==> inputs of quartz <==
## riscv_pipe
module riscv_pipe (
	input  wire        CLK,
	input  wire        RSTn,
	output wire [11:0] I_MEM_ADDR,
	input  wire [31:0] I_MEM_DI,
	output wire [11:0] D_MEM_ADDR,
	output wire [31:0] D_MEM_DOUT,
	input  wire [31:0] D_MEM_DI,
	output wire        D_MEM_WEN,
	output wire        RF_WE,
	output wire [4:0]  RF_WA,
	output wire [31:0] RF_WD,
	output wire        HALT
);
clock: 5.3 ns
lec_check: 0
cap_margin: 20
core_margin: 2
core_utilization: 40
slew_margin: 20
run.sh (not shown) runs the stock make flow with config.mk's settings and CLKGATE_MAP_FILE=.
==> pepper: changes against quartz <==
ABC_AREA = 1   (was unset)
CELL_PAD_IN_SITES_GLOBAL_PLACEMENT = 2   (was unset)
CORE_ASPECT_RATIO = 1.31   (was unset)
CORE_UTILIZATION = 54   (was 40)
CTS_CLUSTER_DIAMETER = 328   (was unset)
CTS_CLUSTER_SIZE = 98   (was unset)
PLACE_DENSITY = 0.4   (was unset)
SETUP_SLACK_MARGIN = 1.85   (was unset)
TNS_END_PERCENT = 5   (was unset)
==> flow/constraint.sdc (replaced) <==
create_clock -name core_clock -period 6.5 [get_ports {CLK}]
set_input_delay 1.3000 -clock core_clock [delete_from_list [all_inputs] [get_ports {CLK}]]
set_output_delay 1.3000 -clock core_clock [all_outputs]
set_load 0.01 [all_outputs]
==> summary of the runs <==
- Area after synthesis: quartz is smaller than pepper (about 0.8%).
- Against quartz, the die size of pepper is smaller by about 25%.
- pepper ended with an error in global placement without I/O (3_1_place_gp_skip_io) with GPL-0301. quartz finished with timing, DRC and antenna clean.
- Synthesized cell count: quartz is smaller than pepper (about 40%).
==> figures <==
item                                                                                                            pepper                     quartz
Share of the synthesized netlist area taken by xor and xnor gates                                             0.003644                   0.005973
Ys cells                                                                                                          9541                       5829
Die boundary height                                                                                           435.9 um                   440.6 um
Post-Syn Area per Cell                                                                                       8.061 um2                  13.08 um2
Most frequently used cell type in the post-synthesis netlist                                   sky130_fd_sc_hd__nor2_1  sky130_fd_sc_hd__edfxtp_1
Compound-gate portion of the synthesized area                                                                   0.2091                    0.08112
Post-synthesis instance area                                                                                 76910 um2                  76250 um2
Mux share                                                                                                     0.001041                     0.2252
Register area share after synthesis                                                                             0.4959                     0.5001
Area reported by Yosys stat                                                                                  76910 um2                  76250 um2
Area fraction in full adders, half adders and majority gates                                                   0.01851                    0.01867
Number of distinct library cells after synthesis                                                                    70                        100
Fp_density                                                                                                      0.5433                     0.4018
Fraction of post-synthesis cell area in the top cell type by area                                               0.4084                     0.4119
Number of rows in the core area                                                                                    158                        160
Run status                                                                                   aborted with a tool error    complete, no violations
Last stage reached                                                 global placement without I/O (3_1_place_gp_skip_io)                          -
Core area                                                                                                   141500 um2                 189800 um2


==> 09-07 <==
riscv_pipe again, from the RTL that the note above started with.
Settings: LEC_CHECK=0, CAP_MARGIN=5, CORE_MARGIN=2, CORE_UTILIZATION=65, CTS_CLUSTER_DIAMETER=355, SLEW_MARGIN=20; clock period 3.01 ns.
==> inputs of 10-05, as changes to 09-07 <==
CAP_MARGIN = 10   (was 5)
CORE_UTILIZATION = 72   (was 65)
CTS_CLUSTER_DIAMETER = 364   (was 355)
CTS_CLUSTER_SIZE = 41   (was unset)
HOLD_SLACK_MARGIN = -0.08   (was unset)
PLACE_DENSITY = 0.66   (was unset)
SETUP_SLACK_MARGIN = -0.31   (was unset)
==> flow/constraint.sdc (replaced) <==
create_clock -name core_clock -period 3.0 [get_ports {CLK}]
set_input_delay 0.6000 -clock core_clock [delete_from_list [all_inputs] [get_ports {CLK}]]
set_output_delay 0.6000 -clock core_clock [all_outputs]
set_load 0.01 [all_outputs]
==> inputs of 03-03, as changes to 09-07 <==
ABC_AREA = 1   (was unset)
CAP_MARGIN = 40   (was 5)
CELL_PAD_IN_SITES_DETAIL_PLACEMENT = 1   (was unset)
CELL_PAD_IN_SITES_GLOBAL_PLACEMENT = 1   (was unset)
CORE_ASPECT_RATIO = 0.8   (was unset)
CORE_MARGIN = 8   (was 2)
CORE_UTILIZATION = 47   (was 65)
CTS_CLUSTER_DIAMETER = 255   (was 355)
GPL_ROUTABILITY_DRIVEN = 1   (was unset)
GPL_TIMING_DRIVEN = 0   (was unset)
HOLD_SLACK_MARGIN = 0.04   (was unset)
MAX_ROUTING_LAYER = met4   (was unset)
PLACE_DENSITY_LB_ADDON = 0.19   (was unset)
SETUP_SLACK_MARGIN = 0.17   (was unset)
==> flow/constraint.sdc (replaced) <==
create_clock -name core_clock -period 6.5 [get_ports {CLK}]
set_input_delay 1.3000 -clock core_clock [delete_from_list [all_inputs] [get_ports {CLK}]]
set_output_delay 1.3000 -clock core_clock [all_outputs]
set_load 0.01 [all_outputs]
==> inputs of 07-25, as changes to 09-07 <==
CAP_MARGIN = 20   (was 5)
CORE_UTILIZATION = 55   (was 65)
CTS_CLUSTER_DIAMETER = unset   (was 355)
==> flow/constraint.sdc (replaced) <==
create_clock -name core_clock -period 5.3 [get_ports {CLK}]
set_input_delay 1.0600 -clock core_clock [delete_from_list [all_inputs] [get_ports {CLK}]]
set_output_delay 1.0600 -clock core_clock [all_outputs]
set_load 0.01 [all_outputs]
==> qor summary <==
	03-03	09-07	10-05	07-25
Outcome	did not finish	failed layout checks	did not finish	no timing/DRC/antenna violations
Stage where the flow stopped	global routing	-	global routing	-
Reasons for failing layout checks	-	negative setup slack	-	-
Final Hold Violation Tally	-	0	-	0
Stage-log warning count	-	98	-	92
Count of cells along the worst register-to-register path	-	14	-	14
Number of clock buffers inserted by TritonCTS	146	145	39	152
WL met3	-	45100 µm	-	31600 µm
Skew-Pair Late Insertion Delay	-	0.81 ns	-	0.81 ns
Yosys stat cell total	9541	5829	5829	5829
Origin of the worst setup path	-	core.B[1]	-	core.A[2]
Post-Synthesis Mean Instance Area	8.06 µm²	13.1 µm²	13.1 µm²	13.1 µm²
Overall power of the completed layout	-	55.1 mW	-	29.4 mW
Number of rows in the core area	132	125	119	136
Clock network power share	-	33.4%	-	36.0%
Drt drc	-	0	-	0
Area of combinational cells with multiple inputs	-	38100 µm²	-	36100 µm²
Path length in cells of the critical path	-	14	-	14


==> run a: inputs <==
riscv_pipe again, from the RTL that the note above started with.
clock: 3.37 ns
lec_check: 0
cap_margin: 20
core_margin: 2
core_utilization: 65
cts_cluster_diameter: 41
setup_slack_margin: 0.85
slew_margin: 20
==> inputs of run b, as changes to run a <==
--- a/flow/config.mk
+++ b/flow/config.mk
@@ -7,7 +7,6 @@
 export LEC_CHECK = 0
 export CAP_MARGIN = 20
 export CORE_MARGIN = 2
-export CORE_UTILIZATION = 65
-export CTS_CLUSTER_DIAMETER = 41
-export SETUP_SLACK_MARGIN = 0.85
+export CORE_UTILIZATION = 68
+export CTS_CLUSTER_SIZE = 41
 export SLEW_MARGIN = 20
==> flow/constraint.sdc (replaced) <==
create_clock -name core_clock -period 4.36 [get_ports {CLK}]
set_input_delay 0.8720 -clock core_clock [delete_from_list [all_inputs] [get_ports {CLK}]]
set_output_delay 0.8720 -clock core_clock [all_outputs]
set_load 0.01 [all_outputs]
==> comparison table <==
| metric | run b | run a |
|---|---|---|
| Outcome | stopped before the end | failed layout checks |
| Last stage reached | global routing | - |
| Layout check failures | - | negative setup slack |
| Maximum buffer depth of the clock tree | 3 | 3 |
| Register bit count reported by yosys | 1382 | 1382 |
| Pre-CTS worst setup slack | 0.102 ns | -0.317 ns |
| Adder and majority gate portion of the synthesized area | 1.87% | 1.87% |
| Total clock buffers created by CTS | 141 | 166 |
| Yosys xor share | 0.597% | 0.597% |
| Core area | 111000 µm² | 116000 µm² |
| Cell Rows | 122 | 125 |
| DIE WIDTH | 339 µm | 347 µm |
| Placed instance count | 7322 | 7740 |
| Post-detailed-placement half-perimeter wirelength | 206000 µm | 193000 µm |
| Most instantiated library cell after synthesis | sky130_fd_sc_hd__edfxtp_1 | sky130_fd_sc_hd__edfxtp_1 |
| Overall chip area | 115000 µm² | 120000 µm² |
| Number of H-tree levels | 4 | 4 |
| Post-CTS Setup Repair Bufs | 0 | 40 |
| Die height | 339 µm | 347 µm |
| Core Density at Floorplan | 68.7% | 65.6% |
| Count of buffers inserted at the top-level ports | 161 | 161 |
| Number of cells upsized or downsized after cts | 0 | 265 |
| Count of library flops with an enable pin | 1046 | 1046 |
| Placement-stage cell area | 81700 µm² | 85200 µm² |
| Global placer's final weighted congestion | 1.06 | 1.07 |


==> inputs of v37 <==
riscv_pipe again, from the RTL that the note above started with.
clock: 3.1 ns
lec_check: 0
cap_margin: 0
core_margin: 2
core_utilization: 70
cts_cluster_diameter: 353
cts_cluster_size: 20
hold_slack_margin: -0.1
setup_slack_margin: -0.18
slew_margin: 20
==> v23: changes against v37 <==
CAP_MARGIN = 20   (was 0)
CELL_PAD_IN_SITES_DETAIL_PLACEMENT = 1   (was default)
CORE_UTILIZATION = 30   (was 70)
CTS_CLUSTER_DIAMETER = default   (was 353)
CTS_CLUSTER_SIZE = default   (was 20)
HOLD_SLACK_MARGIN = default   (was -0.1)
SETUP_SLACK_MARGIN = default   (was -0.18)
==> flow/constraint.sdc (replaced) <==
create_clock -name core_clock -period 6.5 [get_ports {CLK}]
set_input_delay 1.3000 -clock core_clock [delete_from_list [all_inputs] [get_ports {CLK}]]
set_output_delay 1.3000 -clock core_clock [all_outputs]
set_load 0.01 [all_outputs]
==> qor summary <==
| item | v37 | v23 |
|---|---|---|
| Status | stopped before the end | finished clean |
| Last stage reached | global routing | - |
| Yosys Instances | 5829 | 5829 |
| TritonCTS buffer count | 79 | 156 |
| Number of enable-type register cells in the synthesized netlist | 1046 | 1046 |
| Overall die height | 334.1 um | 508.2 um |
| RD Place Congestion | 1.049 | 0.9634 |
| H-tree levels | 3 | 4 |
| Total die size | 0.1116 mm^2 | 0.2582 mm^2 |
| Number of input and output port buffers inserted | 161 | 161 |
| Post-synthesis mux area share | 0.2252 | 0.2252 |
| Instance tally after logic synthesis | 5829 | 5829 |
| Starting density of the core | 0.7035 | 0.3009 |
| Hpwl dp | 209900 um | 209900 um |
| Placed cells | 7729 | 9012 |
| Netlist area before placement | 0.07625 mm^2 | 0.07625 mm^2 |
| Adder-Cell Fraction of Synth Area | 0.01867 | 0.01867 |
| Post-CTS setup buffer count | 41 | 0 |
| Core footprint | 0.1084 mm^2 | 0.2535 mm^2 |
| TritonCTS Sinks | 1382 | 1382 |
| Number of core rows | 121 | 185 |
| Dpl cell area | 0.08617 mm^2 | 0.08241 mm^2 |
| PostCTS Resize Cnt | 180 | 0 |
| Post-synthesis sequential element count | 1382 | 1382 |
| Warnings from Yosys | 2 | 2 |
| Chip Width | 334.1 um | 508.2 um |
| Synth Area in Simple Gates | 0.1321 | 0.1321 |
| Post-place setup slack | -0.7950 ns | 1.390 ns |


==> lagoon: inputs <==
Starting RTL as in the previous note.
clock: 9.63 ns
lec_check: 0
cap_margin: 20
core_margin: 2
core_utilization: 27
slew_margin: 20
==> onyx: changes against lagoon <==
Settings changed: ABC_AREA from default to 1, CAP_MARGIN 20 to 25, CELL_PAD_IN_SITES_GLOBAL_PLACEMENT from default to 1, CORE_MARGIN 2 to 5, CORE_UTILIZATION 27 to 46, CTS_CLUSTER_DIAMETER from default to 191, CTS_CLUSTER_SIZE from default to 33, GPL_TIMING_DRIVEN from default to 0, MAX_ROUTING_LAYER from default to met5, MIN_ROUTING_LAYER from default to met2, PLACE_DENSITY from default to 0.37, SETUP_SLACK_MARGIN from default to 0.01, SLEW_MARGIN 20 to 15, TNS_END_PERCENT from default to 95.
==> flow/constraint.sdc (replaced) <==
create_clock -name core_clock -period 7.32 [get_ports {CLK}]
set_input_delay 1.4640 -clock core_clock [delete_from_list [all_inputs] [get_ports {CLK}]]
set_output_delay 1.4640 -clock core_clock [all_outputs]
set_load 0.01 [all_outputs]
==> nickel: changes against lagoon <==
Settings changed: CAP_MARGIN 20 to 0, CORE_UTILIZATION 27 to 70, CTS_CLUSTER_DIAMETER from default to 353, CTS_CLUSTER_SIZE from default to 19, HOLD_SLACK_MARGIN from default to 0.3, SETUP_SLACK_MARGIN from default to -0.18.
==> flow/constraint.sdc (replaced) <==
create_clock -name core_clock -period 3.1 [get_ports {CLK}]
set_input_delay 0.6200 -clock core_clock [delete_from_list [all_inputs] [get_ports {CLK}]]
set_output_delay 0.6200 -clock core_clock [all_outputs]
set_load 0.01 [all_outputs]
==> results <==
	onyx	lagoon	nickel
Status	did not finish	no timing/DRC/antenna violations	did not finish
Failing step	global routing	-	global routing
Compound-gate portion of the synthesized area	0.209	0.0811	0.0811
Final weighted congestion in routability-driven placement	1.79	0.957	1.05
Post-Synth XOR/XNOR Area	0.00364	0.00597	0.00597
DP HPWL	427 mm	195 mm	210 mm
Number of distinct library cells after synthesis	70	100	100
Cell with the most instances after synthesis	sky130_fd_sc_hd__nor2_1	sky130_fd_sc_hd__edfxtp_1	sky130_fd_sc_hd__edfxtp_1
# resized after CTS	0	0	169
FP Core Util	0.461	0.271	0.703
Placed Instances	12100	9360	7729
Mapped Avg Cell Area	8.06 um2	13.1 um2	13.1 um2
Number of buffers added for setup after CTS	0	0	33
Chip Area, Yosys	0.0769 mm2	0.0763 mm2	0.0763 mm2
Cts bufs inserted	47	152	82
Chip footprint	0.175 mm2	0.287 mm2	0.112 mm2
Top-area cell share	0.408	0.412	0.412
Worst-case setup slack after placement	1.71 ns	4.20 ns	-0.795 ns
Adder share	0.0185	0.0187	0.0187
Number of instances in the synthesized netlist	9541	5829	5829
Netlist area before placement	0.0769 mm2	0.0763 mm2	0.0763 mm2
Std-Cell Core Area	0.167 mm2	0.282 mm2	0.108 mm2
H-Tree Level Count	2	4	3
Multiplexer area fraction after synthesis	0.00104	0.225	0.225
Placed Area	0.0839 mm2	0.0825 mm2	0.0862 mm2
Area fraction in and, or, nand and nor cells	0.189	0.132	0.132


==> inputs of wip/raven <==
riscv_pipe again, from the RTL that the note above started with.
clock: 7.63 ns
lec_check: 0
abc_area: 1
cap_margin: 40
cell_pad_in_sites_detail_placement: 1
cell_pad_in_sites_global_placement: 0
core_aspect_ratio: 0.8
core_margin: 8
core_utilization: 47
cts_cluster_diameter: 255
gpl_routability_driven: 1
gpl_timing_driven: 0
hold_slack_margin: 0.04
max_routing_layer: met4
place_density_lb_addon: 0.19
setup_slack_margin: 2.27
slew_margin: 20
==> inputs of wip/umber, as changes to wip/raven <==
ABC_AREA = default   (was 1)
CAP_MARGIN = 20   (was 40)
CELL_PAD_IN_SITES_DETAIL_PLACEMENT = default   (was 1)
CELL_PAD_IN_SITES_GLOBAL_PLACEMENT = default   (was 0)
CORE_ASPECT_RATIO = default   (was 0.8)
CORE_MARGIN = 2   (was 8)
CORE_UTILIZATION = 69   (was 47)
CTS_CLUSTER_DIAMETER = default   (was 255)
CTS_CLUSTER_SIZE = 98   (was default)
GPL_ROUTABILITY_DRIVEN = default   (was 1)
GPL_TIMING_DRIVEN = default   (was 0)
HOLD_SLACK_MARGIN = default   (was 0.04)
MAX_ROUTING_LAYER = default   (was met4)
PLACE_DENSITY_LB_ADDON = default   (was 0.19)
SETUP_SLACK_MARGIN = default   (was 2.27)
==> flow/constraint.sdc (replaced) <==
create_clock -name core_clock -period 9.63 [get_ports {CLK}]
set_input_delay 1.9260 -clock core_clock [delete_from_list [all_inputs] [get_ports {CLK}]]
set_output_delay 1.9260 -clock core_clock [all_outputs]
set_load 0.01 [all_outputs]
==> inputs of wip/amber, as changes to wip/raven <==
CAP_MARGIN = 20   (was 40)
CELL_PAD_IN_SITES_DETAIL_PLACEMENT = 2   (was 1)
CELL_PAD_IN_SITES_GLOBAL_PLACEMENT = default   (was 0)
CORE_ASPECT_RATIO = default   (was 0.8)
CORE_MARGIN = 2   (was 8)
CORE_UTILIZATION = 27   (was 47)
CTS_CLUSTER_DIAMETER = 177   (was 255)
GPL_ROUTABILITY_DRIVEN = 0   (was 1)
HOLD_SLACK_MARGIN = 0.06   (was 0.04)
MIN_ROUTING_LAYER = met2   (was default)
PLACE_DENSITY_LB_ADDON = default   (was 0.19)
SETUP_SLACK_MARGIN = default   (was 2.27)
==> flow/constraint.sdc (replaced) <==
create_clock -name core_clock -period 8.31 [get_ports {CLK}]
set_input_delay 1.6620 -clock core_clock [delete_from_list [all_inputs] [get_ports {CLK}]]
set_output_delay 1.6620 -clock core_clock [all_outputs]
set_load 0.01 [all_outputs]
==> Slide: Implementation Results <==
Implementation Results

Clocking
  – CTS Buf Count: 158

Logic synthesis
  – Post-synth top cells: 1374 x nor2_1, 1343 x nand2_1, 1284 x o21ai_0, 1046 x edfxtp_1, 1010 x a21oi_1
  – Top area cell types: edfxtp_1 41%, dfxtp_1 8.7%, o21ai_0 8.4%, nor2_1 6.7%, a21oi_1 6.6%
  – Post-Syn Area: 76910 sq um
  – AO/OA Area Share: 20.91%
  – Cell total in the yosys stat output: 9541
  – Post-synth seq share: 49.59%

GRT
  – GR Util met1: 0%
  – Top Usage Layer GRT: met3

Floorplan
  – Num rows: 195
  – Core Region: 282800 sq um
  – Die Wd: 537.7 um

Run status
  – Failed at: global routing
  – Status: aborted with a tool error
  – Error msg: [ERROR GRT-0116] Global routing finished with congestion. Check the congestion regions in the DRC Viewer.
That was wip/amber.
==> Slide: Implementation Results <==
Physical Implementation Snapshot

Floorplan
  – Core Region: 109300 sq um
  – Num rows: 121
  – Die Wd: 336.4 um

GRT
  – Top Usage Layer GRT: met2
  – GR Util met1: 61.15%

Run status
  – Status: finished clean

Logic synthesis
  – Post-synth seq share: 50.01%
  – AO/OA Area Share: 8.112%
  – Top area cell types: edfxtp_1 41%, mux4_2 20%, dfxtp_1 8.8%, and2_1 8.2%, clkbuf_1 2.2%
That was wip/umber.
==> Slide: Implementation Results <==
Implementation Results

Clocking
  – CTS Buf Count: 150

GRT
  – Top Usage Layer GRT: met2
  – GR Util met1: 89.65%

Run status
  – Failed at: global routing
  – Status: aborted with a tool error
  – Error msg: [ERROR GRT-0116] Global routing finished with congestion. Check the congestion regions in the DRC Viewer.

Floorplan
  – Core Region: 162200 sq um
  – Die Wd: 468.3 um
  – Num rows: 132

Logic synthesis
  – Cell total in the yosys stat output: 9541
  – Post-synth top cells: 1374 x nor2_1, 1343 x nand2_1, 1284 x o21ai_0, 1046 x edfxtp_1, 1010 x a21oi_1
  – Top area cell types: edfxtp_1 41%, dfxtp_1 8.7%, o21ai_0 8.4%, nor2_1 6.7%, a21oi_1 6.6%
  – Post-synth seq share: 49.59%
That was wip/raven.
No activity file was given, so power comes from the tool's default toggle rates.
